## run 1
Design fir_7_7, start of the top module:
module fir_7_7(
    input clk,
    input rst,
    input [7:0] weight_data,
    input [2:0] weight_idx,
    input weight_valid,
    output weight_ready,
    input [7:0] input_data,
    input input_valid,
    output input_ready,
    output [15:0] output_data,
    input output_ready,
    output output_valid 
    );
make LEC_CHECK=0 ABC_AREA=1 CAP_MARGIN=30 CORE_MARGIN=2 CORE_UTILIZATION=72 CTS_CLUSTER_DIAMETER=319 GPL_TIMING_DRIVEN=1 MAX_ROUTING_LAYER=met5 MIN_ROUTING_LAYER=met2 PLACE_DENSITY=0.92 SETUP_SLACK_MARGIN=0.9 SLEW_MARGIN=20 finish   # period 5.7 ns
run.sh (not shown) runs the stock make flow with config.mk's settings and CLKGATE_MAP_FILE=.
Run status, run 1: aborted in global routing, error GRT-0232
Relative to run 1, the following input files were edited for run 2:
# run 1
export LEC_CHECK = 0
export ABC_AREA = 1
export CAP_MARGIN = 30
export CORE_MARGIN = 2
export CORE_UTILIZATION = 72
export CTS_CLUSTER_DIAMETER = 319
export GPL_TIMING_DRIVEN = 1
export MAX_ROUTING_LAYER = met5
export MIN_ROUTING_LAYER = met2
export PLACE_DENSITY = 0.92
export SETUP_SLACK_MARGIN = 0.9
export SLEW_MARGIN = 20
create_clock -name core_clock -period 5.7 [get_ports {clk}]
# run 2
export LEC_CHECK = 0
export ABC_AREA = 1
export CAP_MARGIN = 30
export CORE_MARGIN = 2
export CORE_UTILIZATION = 63
export CTS_CLUSTER_DIAMETER = 319
export GPL_TIMING_DRIVEN = 1
export MAX_ROUTING_LAYER = met5
export SETUP_SLACK_MARGIN = 0.24
export SLEW_MARGIN = 20
create_clock -name core_clock -period 6.37 [get_ports {clk}]
Results
In the reports for run 2 and run 1, the larger count of placed standard cells including taps belongs to run 2. As far as synthesized cell count goes, run 2 and run 1 are indistinguishable; the numbers are identical. In the reports for run 2 and run 1, the smaller standard-cell row count belongs to run 1. Measured against run 2, the post-CTS setup buffer count of run 1 comes out at 1.7 times the reference value. Comparing run 2 and run 1, the lower routability congestion estimate was measured on run 2. Run 1 fits on a die that is smaller than the die of run 2. Comparing run 1 against run 2, there is no change at all in I/O pin count. Run 2 ran in full, but the layout does not pass; the checks complain about setup timing.
diff inputs: run 2 => run 3
# run 2
export LEC_CHECK = 0
export ABC_AREA = 1
export CAP_MARGIN = 30
export CORE_MARGIN = 2
export CORE_UTILIZATION = 63
export CTS_CLUSTER_DIAMETER = 319
export GPL_TIMING_DRIVEN = 1
export MAX_ROUTING_LAYER = met5
export SETUP_SLACK_MARGIN = 0.24
export SLEW_MARGIN = 20
create_clock -name core_clock -period 6.37 [get_ports {clk}]
# run 3
export LEC_CHECK = 0
export ABC_AREA = 1
export CAP_MARGIN = 30
export CORE_MARGIN = 2
export CORE_UTILIZATION = 72
export CTS_CLUSTER_DIAMETER = 319
export CTS_CLUSTER_SIZE = 15
export GPL_TIMING_DRIVEN = 1
export MAX_ROUTING_LAYER = met5
export PLACE_DENSITY_LB_ADDON = 0.02
export SETUP_SLACK_MARGIN = 1.08
export SLEW_MARGIN = 20
create_clock -name core_clock -period 6.44 [get_ports {clk}]
--- outcome ---
Run 3 vs run 2, layout buffering overhead excluding clock cells went down by 0.32 points.
Status run 3: flow complete, layout not clean - setup timing
Number of buffers inserted by port buffering essentially unchanged between run 3 and run 2.
Relative to run 2, die size has gone down in run 3.
Power density over cell area was higher in the run labelled run 3.
Between run 2 and run 3, the cell count went down.
Re fmax: run 3 and run 2 aren't equal, and the higher value belongs to run 2.
Sequential share of layout area: run 3 vs run 2, no meaningful difference
Run 3 leaves more setup margin than run 2.
The lower instance area at placement came out of run 3.
diff inputs: run 3 => run 4
# run 3
export LEC_CHECK = 0
export ABC_AREA = 1
export CAP_MARGIN = 30
export CORE_MARGIN = 2
export CORE_UTILIZATION = 72
export CTS_CLUSTER_DIAMETER = 319
export CTS_CLUSTER_SIZE = 15
export GPL_TIMING_DRIVEN = 1
export MAX_ROUTING_LAYER = met5
export PLACE_DENSITY_LB_ADDON = 0.02
export SETUP_SLACK_MARGIN = 1.08
export SLEW_MARGIN = 20
create_clock -name core_clock -period 6.44 [get_ports {clk}]
# run 4
export LEC_CHECK = 0
export CAP_MARGIN = 20
export CORE_MARGIN = 2
export CORE_UTILIZATION = 69
export SLEW_MARGIN = 20
create_clock -name core_clock -period 9.52 [get_ports {clk}]
### Flow results
- Run 4 finished end to end and its layout was clean on timing, DRC and antenna.
- Synthesized cell count, run 4 and run 3, higher one = run 3.
- What run 3 reported for power after layout has to be multiplied by 0.28 to get the figure for run 4.
- Summary — via count of the first global-routing pass, run 4 relative to run 3: lower, by about 15%.
- The clock power reported for run 4 is smaller than that of run 3 by 28%.
- Run 4 ends up with lower sum of met3 wire segment lengths after detailed routing than run 3 does.
- On global-route wire length before repair, run 4 does better than run 3.


fir_7_7 again, from the RTL that the note above started with.
==> flow/design.v (excerpt) <==
module fir_7_7(
    input clk,
    input rst,
    input [7:0] weight_data,
    input [2:0] weight_idx,
    input weight_valid,
    output weight_ready,
    input [7:0] input_data,
    input input_valid,
    output input_ready,
    output [15:0] output_data,
    input output_ready,
    output output_valid 
    );
clock: 6.15 ns
lec_check: 0
abc_area: 1
cap_margin: 20
core_margin: 2
core_utilization: 72
cts_cluster_size: 73
place_density_lb_addon: 0.01
setup_slack_margin: 1.61
slew_margin: 20
The starting point finished with negative setup slack left.
Rerun with:
Settings changed: ABC_AREA 1 to default, CORE_UTILIZATION 72 to 40, CTS_CLUSTER_SIZE 73 to default, PLACE_DENSITY_LB_ADDON 0.01 to default, SETUP_SLACK_MARGIN 1.61 to default.
Clock period 6.15 ns to 7.51 ns, I/O delays scaled along.
Outcome: The changed run ran to the end with no violations. Critical path depth went down by 1. Via count came out lower by 18%. Power came out lower by 64%. Synthesized cell count is lower by about 18%. Sequential cell count stays the same. Final area went down by 7.9%. Count of clock-buffer cells in the layout does not change. Wire length decreases by 1.4%. Sequential power goes down by about 24%. Worst setup slack gains 0.88 ns. Worst hold slack improved by 0.012 ns.
Rerun with:
Settings changed: ABC_AREA from default to 0, CORE_UTILIZATION 40 to 72, CTS_CLUSTER_SIZE from default to 73, SETUP_SLACK_MARGIN from default to 0.16.
Clock period 7.51 ns to 6.15 ns, I/O delays scaled along.
Now the flow finished but fails on negative setup slack; core utilization came out higher by 41 points; cell area came out higher by 5.7%; combinational power came out higher by 64%; routed wire length came out lower by about 0.44%; power came out higher by 22%.


Starting RTL as in the previous note.
clock: 8.0 ns
lec_check: 0
cap_margin: 20
core_margin: 2
core_utilization: 40
cts_cluster_diameter: 83
cts_cluster_size: 54
setup_slack_margin: -0.76
slew_margin: 0
Rerun with:
--- a/flow/config.mk
+++ b/flow/config.mk
@@ -10,4 +10,6 @@
-export CORE_UTILIZATION = 40
-export CTS_CLUSTER_DIAMETER = 83
-export CTS_CLUSTER_SIZE = 54
-export SETUP_SLACK_MARGIN = -0.76
+export CORE_UTILIZATION = 61
+export CTS_CLUSTER_SIZE = 76
+export HOLD_SLACK_MARGIN = -0.05
+export MAX_ROUTING_LAYER = met4
+export PLACE_DENSITY_LB_ADDON = 0.08
+export SETUP_SLACK_MARGIN = 1.15
@@ -14,0 +17 @@
+export TNS_END_PERCENT = 50
The new run finished clean.
Core utilization rose by 24 points.
Sequential share of layout area is about the same.
Worst setup slack improves by 0.35 ns.
Routed wire length decreases by 1.1%.
Final cell count decreases by 5.6%.
Final area goes up by 2.2%.
Global-route usage rose by 13 points.
Register-to-register slack is better by 0.35 ns.
Clock skew stays flat.
Rerun with:
==> flow/config.mk (replaced) <==
export PLATFORM = sky130hd
export DESIGN_NAME = fir_7_7
export DESIGN_NICKNAME = fir_7_7
export VERILOG_FILES = /design/flow/design.v
export SDC_FILE = /design/flow/constraint.sdc
export NUM_CORES = 4
export LEC_CHECK = 0
export CAP_MARGIN = 20
export CORE_ASPECT_RATIO = 0.5
export CORE_MARGIN = 2
export CORE_UTILIZATION = 28
export CTS_CLUSTER_DIAMETER = 178
export CTS_CLUSTER_SIZE = 98
export PLACE_DENSITY = 0.4
export SETUP_SLACK_MARGIN = -0.76
export SLEW_MARGIN = 0
Effect:
- wire length rose by 18%
- global-route usage fell by 18 points
- clock power rose by 7.2%
Rerun with:
==> flow/config.mk (replaced) <==
export PLATFORM = sky130hd
export DESIGN_NAME = fir_7_7
export DESIGN_NICKNAME = fir_7_7
export VERILOG_FILES = /design/flow/design.v
export SDC_FILE = /design/flow/constraint.sdc
export NUM_CORES = 4
export LEC_CHECK = 0
export CAP_MARGIN = 20
export CORE_MARGIN = 2
export CORE_UTILIZATION = 61
export CTS_CLUSTER_SIZE = 76
export HOLD_SLACK_MARGIN = -0.05
export MAX_ROUTING_LAYER = met4
export PLACE_DENSITY_LB_ADDON = 0.08
export SLEW_MARGIN = 30
Clock skew grows by 0.0075 ns.
Routed wire length falls by 18%.
Synthesized area does not change.
Register-to-register slack gets better by 0.03 ns.
Clock-buffer cell count fell by 2.
Synthesized cell count stays the same.
Final area went down by about 3%.
Cell count drops by about 17%.
Total power grows by 4.0%.


The RTL this note starts from:
==> flow/design.v <==
`timescale 1ns / 1ps
module fir_7_7(
    input clk,
    input rst,
    input [7:0] weight_data,
    input [2:0] weight_idx,
    input weight_valid,
    output weight_ready,
    input [7:0] input_data,
    input input_valid,
    output input_ready,
    output [15:0] output_data,
    input output_ready,
    output output_valid 
    );
    reg i_ready;
    reg w_ready;
    assign input_ready = i_ready;
    assign weight_ready = w_ready;
    wire [15:0] products [6:0];
    wire [15:0] sums [ 5:0];
    reg [7:0] inputs [6:0];
    reg [7:0] weights [6:0];
    reg [15:0] result;
    assign output_data = result;
    reg output_valid_delay;
    reg output_valid_r;
    assign output_valid = output_valid_r;
    always@(posedge clk)
    begin
        if(input_valid & input_ready)
            output_valid_delay <= 1;
        else
            output_valid_delay <= 0;
        output_valid_r <= output_valid_delay;
    end
    always@(posedge clk)
    begin
        if(rst)
        begin
            inputs[0] <= 0;
            inputs[1] <= 0;
            inputs[2] <= 0;
            inputs[3] <= 0;
            inputs[4] <= 0;
            inputs[5] <= 0;
            inputs[6] <= 0;
            weights[0] <= 0;
            weights[1] <= 0;
            weights[2] <= 0;
            weights[3] <= 0;
            weights[4] <= 0;
            weights[5] <= 0;
            weights[6] <= 0;
            result <= 0;
            i_ready <= 0;
            w_ready <= 0;
        end else begin
            i_ready <= 1;
            w_ready <= 1;
            if(weight_ready & weight_valid)begin
                weights[weight_idx] <= weight_data;
            end
            if(input_valid & input_ready)begin
                inputs[0] <= input_data;
                inputs[1] <= inputs[0];
                inputs[2] <= inputs[1];
                inputs[3] <= inputs[2];
                inputs[4] <= inputs[3];
                inputs[5] <= inputs[4];
                inputs[6] <= inputs[5];
            end
            if(output_valid & output_ready)begin
                result <= sums[5];
            end
        end
    end
    multiplier m0(inputs[0], weights[0], products[0]);
    multiplier m1(inputs[1], weights[1], products[1]);
    multiplier m2(inputs[2], weights[2], products[2]);
    multiplier m3(inputs[3], weights[3], products[3]);
    multiplier m4(inputs[4], weights[4], products[4]);
    multiplier m5(inputs[5], weights[5], products[5]);
    multiplier m6(inputs[6], weights[6], products[6]);
    adder a0(products[0], products[1], sums[0]);
    adder a1(products[2], products[3], sums[1]);
    adder a2(products[4], products[5], sums[2]);
    adder a3(products[6], sums[0], sums[3]);
    adder a4(sums[1], sums[2], sums[4]);
    adder a5(sums[3], sums[4], sums[5]);
endmodule
module adder(
    input [15:0] addend1,
    input [15:0] addend2,
    output [15:0] sum
    );
    assign sum = addend1 + addend2;
endmodule
module multiplier(
    input [7:0] weight_data,
    input [7:0] input_data,
    output [15:0] product
    );
    assign product = weight_data * input_data;
endmodule
Settings: LEC_CHECK=0, ABC_AREA=1, CAP_MARGIN=15, CORE_MARGIN=2, CORE_UTILIZATION=70, SETUP_SLACK_MARGIN=-0.31, SLEW_MARGIN=20; clock period 5.78 ns.
The starting point completed, yet does not pass: negative setup slack.
==> next run, changes <==
- CAP_MARGIN: 15 -> 20
- SETUP_SLACK_MARGIN: -0.31 -> -0.11
The changed run produced a layout that fails on negative setup slack.
Setup slack got worse by 0.033 ns.
Global-route usage came out lower by 0.32 points.
Utilization grows by 1.4 points.
==> next run, changes <==
- ABC_AREA: 1 -> unset
- CORE_UTILIZATION: 70 -> 40
- SETUP_SLACK_MARGIN: -0.11 -> unset
- clock period: 5.78 -> 8.0 ns (I/O delays scaled with it)
Outcome: This time the run ran to the end with no violations. Non-clock buffer count goes down by 226. Global-route usage falls by 16 points. Critical path depth came out lower by 2. Clock skew rises by 0.0057 ns. Synthesized area shrinks by about 4.5%. Worst setup slack gains 1.7 ns.
==> next run, changes <==
- CELL_PAD_IN_SITES_DETAIL_PLACEMENT: unset -> 1
- CORE_UTILIZATION: 40 -> 47
- CTS_CLUSTER_DIAMETER: unset -> 178
- CTS_CLUSTER_SIZE: unset -> 98
- PLACE_DENSITY: unset -> 0.4
- SETUP_SLACK_MARGIN: unset -> -0.76
- SLEW_MARGIN: 20 -> 40
After rerunning:
- design area decreases slightly
- power decreases by a few percent
- worst hold slack stays flat
- wire length increases by roughly a tenth
==> next run, changes <==
- ABC_AREA: unset -> 1
- CELL_PAD_IN_SITES_DETAIL_PLACEMENT: 1 -> unset
- CORE_ASPECT_RATIO: unset -> 1.91
- CORE_UTILIZATION: 47 -> 19
- CTS_CLUSTER_DIAMETER: 178 -> 235
- CTS_CLUSTER_SIZE: 98 -> 87
- GPL_ROUTABILITY_DRIVEN: unset -> 0
- PLACE_DENSITY: 0.4 -> unset
- PLACE_DENSITY_LB_ADDON: unset -> 0.27
- SETUP_SLACK_MARGIN: -0.76 -> unset
- SLEW_MARGIN: 40 -> 35
What happened:
- sequential power came out higher by 11%
- via count increases by 10%
- first-iteration DRC count is lower by 20%
- global-route usage fell by 17 points
- area after synthesis goes up by 4.7%
- cell count is higher by 49%
- flip-flop count does not change


RTL: the design.v shown in full above, as it stands there.
export LEC_CHECK = 0
export CAP_MARGIN = 20
export CORE_MARGIN = 2
export CORE_UTILIZATION = 72
export CTS_CLUSTER_DIAMETER = 59
export SLEW_MARGIN = 20
create_clock -name core_clock -period 5.05 [get_ports {clk}]
The starting point completed and failed the layout checks on negative setup slack.
Then changed:
Settings changed: CORE_UTILIZATION 72 to 59, CTS_CLUSTER_DIAMETER 59 to default, SETUP_SLACK_MARGIN from default to 1.43.
Clock period 5.05 ns to 5.78 ns, I/O delays scaled along.
The changed run completed, yet does not pass: negative setup slack; synthesized area is unchanged; global-route usage goes down by 9.0 points; register-to-register slack is better by 0.86 ns; hold slack is worse by 0.0045 ns; cell area stays flat; power goes down by roughly a tenth; die size goes up by about a fifth; clock-buffer cell count stays the same; non-clock buffer count goes down by 6.
Then changed:
Settings changed: CORE_UTILIZATION 59 to 9, SETUP_SLACK_MARGIN 1.43 to default.
Clock period 5.78 ns to 9.52 ns, I/O delays scaled along.
Now the flow produced a clean layout.
Final area climbs by a few percent.
Hold slack is better by 0.018 ns.
Combinational power decreases by well over a third.
Count of clock-buffer cells in the layout is higher by 1.
Power fell by well over a third.
Then changed:
Settings changed: CORE_UTILIZATION 9 to 70, HOLD_SLACK_MARGIN from default to -0.08.
Clock period 9.52 ns to 6.51 ns, I/O delays scaled along.
What happened: This time the run finished but failed the layout checks on negative setup slack. Routed wire length is lower by about 4.3%. Global-route usage is higher by 34 points. Clock power is higher by about 40%. Sequential share of layout area is higher by 0.80 points. Power is higher by 48%. Critical path depth is lower by 2. Worst setup slack degrades by 2.7 ns. Flip-flop count is unchanged. Via count is higher by about 12%. Combinational power is higher by about 100%. Cell area is lower by about 5%.
Then changed:
Settings changed: CORE_UTILIZATION 70 to 29, HOLD_SLACK_MARGIN -0.08 to default.
Clock period 6.51 ns to 7.51 ns, I/O delays scaled along.
What happened: With this change the flow finished clean. Sequential share of layout area goes up by 0.42 points. Utilization goes down by 50 points. Design area goes down by 3.8%. Fmax goes down by 1.1%.
Then changed:
Settings changed: ABC_AREA from default to 0, CORE_UTILIZATION 29 to 70, CTS_CLUSTER_SIZE from default to 73, SETUP_SLACK_MARGIN from default to 1.08.
Clock period 7.51 ns to 4.19 ns, I/O delays scaled along.
What happened: This time the run finished but failed the layout checks on negative setup slack; combinational power goes up by well over a third; die size fell by well over a third; hold slack improved by 0.0072 ns; clock-buffer cell count shrinks by 4; register-to-register slack loses 3.1 ns.
No activity file was given, so power comes from the tool's default toggle rates.
